==> inputs of run Y <==
==> flow/design.v (excerpt) <==
module arbiter_puf #(parameter challenge_size = 8, response_width = 24)
					(input logic [challenge_size-1 : 0] challenge,
					input logic clk, reset,
					output logic [response_width-1 : 0] response);
==> flow/config.mk <==
export PLATFORM = sky130hd
export DESIGN_NAME = arbiter_puf
export DESIGN_NICKNAME = arbiter_puf
export VERILOG_FILES = /design/flow/design.v
export SDC_FILE = /design/flow/constraint.sdc
export NUM_CORES = 4
export LEC_CHECK = 0
export ABC_AREA = 1
export CAP_MARGIN = 40
export CORE_MARGIN = 2
export CORE_UTILIZATION = 72
export CTS_CLUSTER_DIAMETER = 227
export CTS_CLUSTER_SIZE = 15
export GPL_ROUTABILITY_DRIVEN = 0
export HOLD_SLACK_MARGIN = 0.29
export PLACE_DENSITY_LB_ADDON = 0.01
export SETUP_SLACK_MARGIN = 0.57
export SLEW_MARGIN = 10
==> flow/constraint.sdc <==
create_clock -name core_clock -period 2.15 [get_ports {clk}]
set_input_delay 0.4300 -clock core_clock [delete_from_list [all_inputs] [get_ports {clk}]]
set_output_delay 0.4300 -clock core_clock [all_outputs]
set_load 0.01 [all_outputs]
run.sh (not shown) runs the stock make flow with config.mk's settings and CLKGATE_MAP_FILE=.
==> inputs of run P, as changes to run Y <==
==> flow/config.mk (replaced) <==
export PLATFORM = sky130hd
export DESIGN_NAME = arbiter_puf
export DESIGN_NICKNAME = arbiter_puf
export VERILOG_FILES = /design/flow/design.v
export SDC_FILE = /design/flow/constraint.sdc
export NUM_CORES = 4
export LEC_CHECK = 0
export CAP_MARGIN = 20
export CORE_MARGIN = 2
export CORE_UTILIZATION = 57
export SLEW_MARGIN = 20
==> flow/constraint.sdc (replaced) <==
create_clock -name core_clock -period 3.76 [get_ports {clk}]
set_input_delay 0.7520 -clock core_clock [delete_from_list [all_inputs] [get_ports {clk}]]
set_output_delay 0.7520 -clock core_clock [all_outputs]
set_load 0.01 [all_outputs]
==> inputs of run K, as changes to run Y <==
==> flow/config.mk (replaced) <==
export PLATFORM = sky130hd
export DESIGN_NAME = arbiter_puf
export DESIGN_NICKNAME = arbiter_puf
export VERILOG_FILES = /design/flow/design.v
export SDC_FILE = /design/flow/constraint.sdc
export NUM_CORES = 4
export LEC_CHECK = 0
export CAP_MARGIN = 20
export CORE_MARGIN = 2
export CORE_UTILIZATION = 29
export SLEW_MARGIN = 20
==> flow/constraint.sdc (replaced) <==
create_clock -name core_clock -period 3.86 [get_ports {clk}]
set_input_delay 0.7720 -clock core_clock [delete_from_list [all_inputs] [get_ports {clk}]]
set_output_delay 0.7720 -clock core_clock [all_outputs]
set_load 0.01 [all_outputs]
==> results <==
- Register-to-register slack: run K > run P > run Y.
- Non-clock buffer count: run Y is higher than run K (164).
- First-iteration DRC count, highest first: run Y, run K, run P.
- The lowest final cell count belongs to run Y, the highest to run K.
- In run P the total power is lower than in run Y, by about 33%.
- Clock power: run P is larger than run K (about 3%).
- Of run Y and run P, run Y has the higher synthesized cell count (gap about 2.2%, measured against run P).
- In run K the global-route usage is lower than in run P, by 9.6 points.
- In run K the core utilization is lower than in run Y, by 45 points.

==> indigo: inputs <==
Starting RTL as in the previous note.
export LEC_CHECK = 0
export CAP_MARGIN = 40
export CELL_PAD_IN_SITES_DETAIL_PLACEMENT = 0
export CELL_PAD_IN_SITES_GLOBAL_PLACEMENT = 2
export CORE_ASPECT_RATIO = 1.83
export CORE_MARGIN = 5
export CORE_UTILIZATION = 69
export CTS_CLUSTER_DIAMETER = 194
export GPL_TIMING_DRIVEN = 0
export MAX_ROUTING_LAYER = met4
export PLACE_DENSITY = 0.58
export SETUP_SLACK_MARGIN = 1.43
export SLEW_MARGIN = 20
export TNS_END_PERCENT = 45
create_clock -name core_clock -period 5.22 [get_ports {clk}]
==> fjord: changes against indigo <==
CAP_MARGIN = 20   (was 40)
CELL_PAD_IN_SITES_DETAIL_PLACEMENT = unset   (was 0)
CELL_PAD_IN_SITES_GLOBAL_PLACEMENT = unset   (was 2)
CORE_ASPECT_RATIO = unset   (was 1.83)
CORE_MARGIN = 2   (was 5)
CORE_UTILIZATION = 72   (was 69)
CTS_CLUSTER_DIAMETER = unset   (was 194)
CTS_CLUSTER_SIZE = 19   (was unset)
GPL_TIMING_DRIVEN = unset   (was 0)
MAX_ROUTING_LAYER = unset   (was met4)
PLACE_DENSITY = unset   (was 0.58)
PLACE_DENSITY_LB_ADDON = 0.01   (was unset)
SETUP_SLACK_MARGIN = 0.62   (was 1.43)
TNS_END_PERCENT = unset   (was 45)
==> flow/constraint.sdc (replaced) <==
create_clock -name core_clock -period 2.15 [get_ports {clk}]
set_input_delay 0.4300 -clock core_clock [delete_from_list [all_inputs] [get_ports {clk}]]
set_output_delay 0.4300 -clock core_clock [all_outputs]
set_load 0.01 [all_outputs]
==> results <==
Chip Height: fjord 517.2 µm; indigo 719.2 µm
Post-synthesis cell count from yosys: fjord 14215; indigo 14215
Area share of the leading cell type in the synthesized netlist: fjord 0.5209; indigo 0.5209
Synth unique cells: fjord 34; indigo 34
Fraction of synthesized cell area in xor and xnor cells: fjord 0.4465; indigo 0.4465
Status: fjord no timing/DRC/antenna violations; indigo did not finish
Last stage reached: fjord -; indigo global placement without I/O
Starting density of the core: fjord 0.7231; indigo 0.6924
Mux area share: fjord 0.007640; indigo 0.007640
Area of the placeable core: fjord 262300 µm²; indigo 273900 µm²
Die footprint: fjord 267500 µm²; indigo 285900 µm²
Syn nets: fjord 14227; indigo 14227
Registers, synthesis: fjord 3842; indigo 3842
Aoi/oai-family share of the synthesized area: fjord 0.0004684; indigo 0.0004684
Std-Cell Rows: fjord 188; indigo 260
Chip Width: fjord 517.2 µm; indigo 397.6 µm

==> job 5034: inputs <==
Starting RTL as in the previous note.
clock: 8.0 ns
lec_check: 0
abc_area: 1
cap_margin: 20
cell_pad_in_sites_detail_placement: 1
cell_pad_in_sites_global_placement: 1
core_margin: 2
core_utilization: 59
cts_cluster_diameter: 27
cts_cluster_size: 33
gpl_routability_driven: 0
slew_margin: 0
tns_end_percent: 30
==> job 7704 (differences from job 5034) <==
==> flow/config.mk (replaced) <==
export PLATFORM = sky130hd
export DESIGN_NAME = arbiter_puf
export DESIGN_NICKNAME = arbiter_puf
export VERILOG_FILES = /design/flow/design.v
export SDC_FILE = /design/flow/constraint.sdc
export NUM_CORES = 4
export LEC_CHECK = 0
export CAP_MARGIN = 20
export CORE_MARGIN = 2
export CORE_UTILIZATION = 72
export CTS_CLUSTER_SIZE = 57
export PLACE_DENSITY_LB_ADDON = 0.0
export SETUP_SLACK_MARGIN = 0.62
export SLEW_MARGIN = 20
==> flow/constraint.sdc (replaced) <==
create_clock -name core_clock -period 2.15 [get_ports {clk}]
set_input_delay 0.4300 -clock core_clock [delete_from_list [all_inputs] [get_ports {clk}]]
set_output_delay 0.4300 -clock core_clock [all_outputs]
set_load 0.01 [all_outputs]
==> job 1784 (differences from job 5034) <==
==> flow/config.mk (replaced) <==
export PLATFORM = sky130hd
export DESIGN_NAME = arbiter_puf
export DESIGN_NICKNAME = arbiter_puf
export VERILOG_FILES = /design/flow/design.v
export SDC_FILE = /design/flow/constraint.sdc
export NUM_CORES = 4
export LEC_CHECK = 0
export CAP_MARGIN = 20
export CORE_MARGIN = 2
export CORE_UTILIZATION = 68
export SLEW_MARGIN = 20
==> flow/constraint.sdc (replaced) <==
create_clock -name core_clock -period 8.86 [get_ports {clk}]
set_input_delay 1.7720 -clock core_clock [delete_from_list [all_inputs] [get_ports {clk}]]
set_output_delay 1.7720 -clock core_clock [all_outputs]
set_load 0.01 [all_outputs]
==> results <==
| item | job 1784 | job 5034 | job 7704 |
|---|---|---|---|
| Synthesized area per cell | 13.3 µm² | 13.1 µm² | 13.3 µm² |
| Cell internal power dissipation | 27.7 mW | 47.2 mW | 115 mW |
| Post-route worst setup slack | 5.27 ns | 4.35 ns | 0.253 ns |
| Total number of warnings across the stage logs | 85 | 75 | 36 |
| Std cell rows | 193 | 208 | 188 |
| Switching Share | 20.8% | 21.9% | 20.9% |
| Cell Type Count | 34 | 29 | 34 |
| Proportion of power drawn by the clock network | 48.0% | 66.1% | 47.8% |
| Inverter tally of the final layout excluding the clock network | 98 | 194 | 98 |
| Via count normalized by instance count | 4.95 | 5.06 | 5.07 |
| Number of placed instances with taps included | 17,597 | 18,486 | 17,567 |
| Non-clock buffers, area share | 0.439% | 0.442% | 1.65% |
| Result of the run | no timing/DRC/antenna violations | no timing/DRC/antenna violations | no timing/DRC/antenna violations |
Power and IR drop assume default switching activity.
